// DE2_115_Project_Top
module DE2_115_Project_Top (
    input  wire        CLOCK_50,
    input  wire        RST,       
    input  wire [3:0]  KEY,       
    input  wire [17:0] SW,        
    output wire [7:0]  LCD_DATA,
    output wire        LCD_RS,
    output wire        LCD_RW,
    output wire        LCD_EN,
    output wire        LCD_ON,   
    output wire        LCD_BLON
);
For scale: ~4600 cells after synthesis, roughly 36000 um^2 of cells after synthesis.
Settings: LEC_CHECK=0, ABC_AREA=1, CAP_MARGIN=5, CELL_PAD_IN_SITES_GLOBAL_PLACEMENT=0, CORE_ASPECT_RATIO=0.9, CORE_MARGIN=2, CORE_UTILIZATION=72, CTS_CLUSTER_DIAMETER=169, GPL_ROUTABILITY_DRIVEN=1, PLACE_DENSITY=0.63, SETUP_SLACK_MARGIN=-0.42, SLEW_MARGIN=40; clock period 5.99 ns.
run.sh (not shown) runs the stock make flow with config.mk's settings and CLKGATE_MAP_FILE=.
The baseline reached the layout checks and failed them: setup timing.
==> next run, changes <==
CAP_MARGIN = 0   (was 5)
CELL_PAD_IN_SITES_GLOBAL_PLACEMENT = not set   (was 0)
CORE_ASPECT_RATIO = 0.91   (was 0.9)
CTS_CLUSTER_DIAMETER = 94   (was 169)
GPL_ROUTABILITY_DRIVEN = not set   (was 1)
PLACE_DENSITY = 0.41   (was 0.63)
SETUP_SLACK_MARGIN = not set   (was -0.42)
SLEW_MARGIN = 20   (was 40)
clock period = 6.71 ns   (was 5.99 ns; I/O delays follow)
Effect: The new run completed and failed the layout checks on setup timing; worst hold slack stays flat; worst setup slack is better by 1.1 ns; maximum frequency increases by 5.3%; final cell count decreases by 4.6%; non-clock buffer count decreases by 224; via count decreases by 6.5%; design area decreases by 4.4%; sequential share of layout area increases by 1.6 points; wire length decreases by 9.2%.

========
v53:
DE2_115_Project_Top again, from the RTL that the note above started with.
==> flow/design.v (excerpt) <==
module DE2_115_Project_Top (
    input  wire        CLOCK_50,
    input  wire        RST,       
    input  wire [3:0]  KEY,       
    input  wire [17:0] SW,        
    output wire [7:0]  LCD_DATA,
    output wire        LCD_RS,
    output wire        LCD_RW,
    output wire        LCD_EN,
    output wire        LCD_ON,   
    output wire        LCD_BLON
);
Settings: LEC_CHECK=0, CAP_MARGIN=20, CORE_MARGIN=2, CORE_UTILIZATION=70, SETUP_SLACK_MARGIN=-0.8, SLEW_MARGIN=20; clock period 8.44 ns.
v53: all stages done; final checks FAILED (negative setup slack).
What v33 does differently from v53 at the input level:
- setting ABC_AREA to 1 for the first time
- setting CTS_CLUSTER_DIAMETER to 245 for the first time
- removing SETUP_SLACK_MARGIN (formerly -0.8)
- changing CORE_UTILIZATION from 70 to 72
- changing the clock period (ns, I/O delays scaled along) from 8.44 to 6.85
==> results <==
Nothing crashed in v33 and all stages finished; the problem is that the final layout failed, the offending checks being negative setup slack. Power (v33 vs. v53) increases by more than a quarter. On maximum clock frequency, v53 loses to v33. Compared with v53, v33 shows a critical path arrival that is 1.51 ns lower. The worst slew slack as a fraction of its limit of v33 was superior to that of v53. Number of setup violations in the final report: v33 > v53. Measured against each other, v33 and v53 differ in worst setup slack, the lower figure coming from v33. v33 reports a higher share of the cycle needed by the critical path after routing than v53 does. Between v33 and v53, the final critical delay including setup and external delays is higher for v53.
Relative to v33, the following input files were edited for v17:
- putting CTS_CLUSTER_SIZE at 13 where nothing was set
- putting PLACE_DENSITY_LB_ADDON at 0.06 where nothing was set
- putting SETUP_SLACK_MARGIN at 1.85 where nothing was set
- swapping 245 for 250 in CTS_CLUSTER_DIAMETER
- swapping 6.85 for 6.82 in the clock period (ns, I/O delays scaled along)
--- outcome ---
FAIL for each of v17 and v33. Relative to v33, global-route wire length before repair increased by about 6% in v17. Total power of the final layout sits lower in v17 than in v33. Overall via count from detail_route on v17 is behind v33. Of v17 and v33, v33 shows the higher final-layout fill cell count, with v17 below it. Post-cts gate resize count of v17 exceeds that of v33 by more than 100%. As far as final global-route overflow total goes, v17 and v33 are indistinguishable; the numbers are identical. Summary of v17 over v33: final critical-path required period now larger; routed wire length now larger; buffers inserted during post-CTS setup optimization now larger.
Relative to v17, the following input files were edited for v37:
- SETUP_SLACK_MARGIN: 1.85 -> unset
- PLACE_DENSITY_LB_ADDON: 0.06 -> unset
- ABC_AREA: 1 -> unset
- CORE_UTILIZATION: 72 -> 64
- CTS_CLUSTER_SIZE: 13 -> unset
- CTS_CLUSTER_DIAMETER: 250 -> unset
- the clock period (ns, I/O delays scaled along): 6.82 -> 8.25
==> comparison <==
v37 has completed all stages; timing, DRC and antenna checks passed. Summary of v37 over v17: logic gate fraction of the total cell area shows an increase of 5.1 points, synthesized area shows an increase of 1.3%, pin count of the biggest net entering global routing shows a reduction of 56, power after layout shows a reduction of about 14%, total via count after detailed routing shows a reduction of 7394. Changes observed in v37 relative to v17: detailed-routed wire length on met3 went down 42%; total routing resource utilization after global routing now sits lower.
Setup changes, v37 to v22
- CELL_PAD_IN_SITES_GLOBAL_PLACEMENT: unset -> 2
- SLEW_MARGIN: 20 -> 15
- CORE_UTILIZATION: 64 -> 40
- the clock period (ns, I/O delays scaled along): 8.25 -> 20.0
Of the two values seen for top contributor to total power, the clock network was produced by v22 and registers by v37.
In the metrics for v22 and v37, the one carrying the lower count of nets after finishing is v22.
Going from v37 to v22, average routed wire per standard cell shrank slightly.
v22 gives less growth of design area from synthesis to finish than v37 did.
Compared with v37, v22 shows a lower power share of the combinational group.
Sort v22 and v37 by non-clock buffer area fraction after layout asc -> top: v22
Between v37 and v22, the register share of the cell area does not differ in any meaningful way.
| reported leakage power | lower: v22 |
Diff v37 -> v22 | cell count | increase of 377
Higher source-to-sink clock delay at the later pin of the worst-skew pair among v22 and v37: v22

========
Setup of job 7442:
Starting RTL as in the previous note.
==> flow/design.v (excerpt) <==
module DE2_115_Project_Top (
    input  wire        CLOCK_50,
    input  wire        RST,       
    input  wire [3:0]  KEY,       
    input  wire [17:0] SW,        
    output wire [7:0]  LCD_DATA,
    output wire        LCD_RS,
    output wire        LCD_RW,
    output wire        LCD_EN,
    output wire        LCD_ON,   
    output wire        LCD_BLON
);
    assign LCD_ON   = 1'b1;
    assign LCD_BLON = 1'b1;
    wire        cpu_lcd_start;
    wire [2:0]  cpu_lcd_opcode;
    wire [3:0]  cpu_lcd_reg_idx;
    wire [15:0] cpu_lcd_value;
    wire        lcd_is_busy;
    wire system_reset;          
    wire is_splash_screen;  
    wire is_shutdown_screen;  
    wire button_power = !KEY[0];
    wire button_send  = !KEY[1];
    module_mini_cpu cpu (
        .clk(CLOCK_50),
        .rst(RST),
        .button_power(button_power),
        .button_send(button_send),
        .switches(SW),
        .system_reset_out(system_reset),
        .show_splash_req(is_splash_screen),
        .force_blank_req(is_shutdown_screen),
        .lcd_start(cpu_lcd_start),
        .lcd_opcode(cpu_lcd_opcode),
        .lcd_reg_index(cpu_lcd_reg_idx),
        .lcd_value(cpu_lcd_value),
        .lcd_busy(lcd_is_busy)
    );
    lcd_controller display_ctrl (
        .clk(CLOCK_50),
        .rst(system_reset),         
        .start_update(cpu_lcd_start),
        .mode_splash(is_splash_screen),
  ...
==> flow/config.mk <==
export PLATFORM = sky130hd
export DESIGN_NAME = DE2_115_Project_Top
export DESIGN_NICKNAME = DE2_115_Project_Top
export VERILOG_FILES = /design/flow/design.v
export SDC_FILE = /design/flow/constraint.sdc
export NUM_CORES = 4
export LEC_CHECK = 0
export CAP_MARGIN = 20
export CELL_PAD_IN_SITES_GLOBAL_PLACEMENT = 0
export CORE_ASPECT_RATIO = 0.57
export CORE_MARGIN = 2
export CORE_UTILIZATION = 58
export CTS_CLUSTER_DIAMETER = 169
export GPL_ROUTABILITY_DRIVEN = 1
export SLEW_MARGIN = 0
==> flow/constraint.sdc <==
create_clock -name core_clock -period 2.35 [get_ports {CLOCK_50}]
set_input_delay 0.4700 -clock core_clock [delete_from_list [all_inputs] [get_ports {CLOCK_50}]]
set_output_delay 0.4700 -clock core_clock [all_outputs]
set_load 0.01 [all_outputs]
STATUS run=job 7442 STAGES=ALL_DONE FINAL_CHECKS=FAILED CAUSE=negative setup slack
> inputs changed (job 7442 -> job 4054)
- an added SETUP_SLACK_MARGIN of 3.63
- a change of CORE_UTILIZATION from 58 to 66
- a deleted CORE_ASPECT_RATIO that had been 0.57
- a deleted CELL_PAD_IN_SITES_GLOBAL_PLACEMENT that had been 0
- a deleted CTS_CLUSTER_DIAMETER that had been 169
- a deleted GPL_ROUTABILITY_DRIVEN that had been 1
- a change of SLEW_MARGIN from 0 to 20
- a change of the clock period (ns, I/O delays scaled along) from 2.35 to 13.6
Findings:
Compared with job 7442, job 4054 shows a time the final worst path needs with I/O delays and setup that is 1490 ps higher. Data arrival at the endpoint of the critical path was higher in job 4054 than in job 7442. Sort job 7442 and job 4054 by final cell count, ascending, and job 4054 comes first. The sole clean run among job 7442 and job 4054 is job 4054.
--- input diff job 4054..job 7772 ---
- PLACE_DENSITY_LB_ADDON newly set to 0.04
- CTS_CLUSTER_DIAMETER newly set to 94
- CORE_UTILIZATION changed from 66 to 72
- ABC_AREA newly set to 1
- SETUP_SLACK_MARGIN changed from 3.63 to -0.58
- the clock period (ns, I/O delays scaled along) changed from 13.6 to 5.77
## What came out
Job 7772 and job 4054: one clean run, job 4054; the rest did not finish clean. Per the comparison of job 7772 with job 4054, final core area utilization higher, cell count moved up, number of antenna diodes shows an increase of 1. Job 7772 vs. job 4054: chip area estimate from yosys synthesis down about 1.3%; sequential fraction of the synthesis area up 0.54 points. Compared with job 4054, in job 7772 number of buffer and inverter instances along the worst setup path moved up; final hold slack grew by 56 ps; wire length increased by about 23% relative to the old numbers; area fraction in mux cells fell 11 points. Sort job 7772 and job 4054 by cell area after synthesis asc -> top: job 7772.
For job 2584, these inputs were changed with respect to job 7772:
- SETUP_SLACK_MARGIN removed (was -0.58)
- CTS_CLUSTER_DIAMETER changed from 94 to 250
- PLACE_DENSITY_LB_ADDON changed from 0.04 to 0.06
- the clock period (ns, I/O delays scaled along) changed from 5.77 to 6.82
Of the runs job 2584 and job 7772, none of them finished clean.
Nothing crashed in job 2584 and all stages finished; the problem is that the final layout failed, the offending checks being negative setup slack.
Job 7772 ran in full, but the layout does not pass; the checks complain about negative setup slack.
Taking job 7772 as the reference, in job 2584 clock power went down, minimum setup slack in the final design rose 1220 ps.
Job 2584 against job 7772: power density over the cells shows a reduction of about 14%, hold slack stayed essentially flat, post-placement cell area shrank by 5.6%, total power consumption of the routed design moved down.
Job 2584 reports its capture point of the worst path as display_ctrl.lcd_buffer[29][3] while job 7772 reports display_ctrl.lcd_buffer[31][3].
Compared with job 7772, job 2584 shows ratio of final minimum period to clock period lower by 22 points.
No activity file was given, so power comes from the tool's default toggle rates.
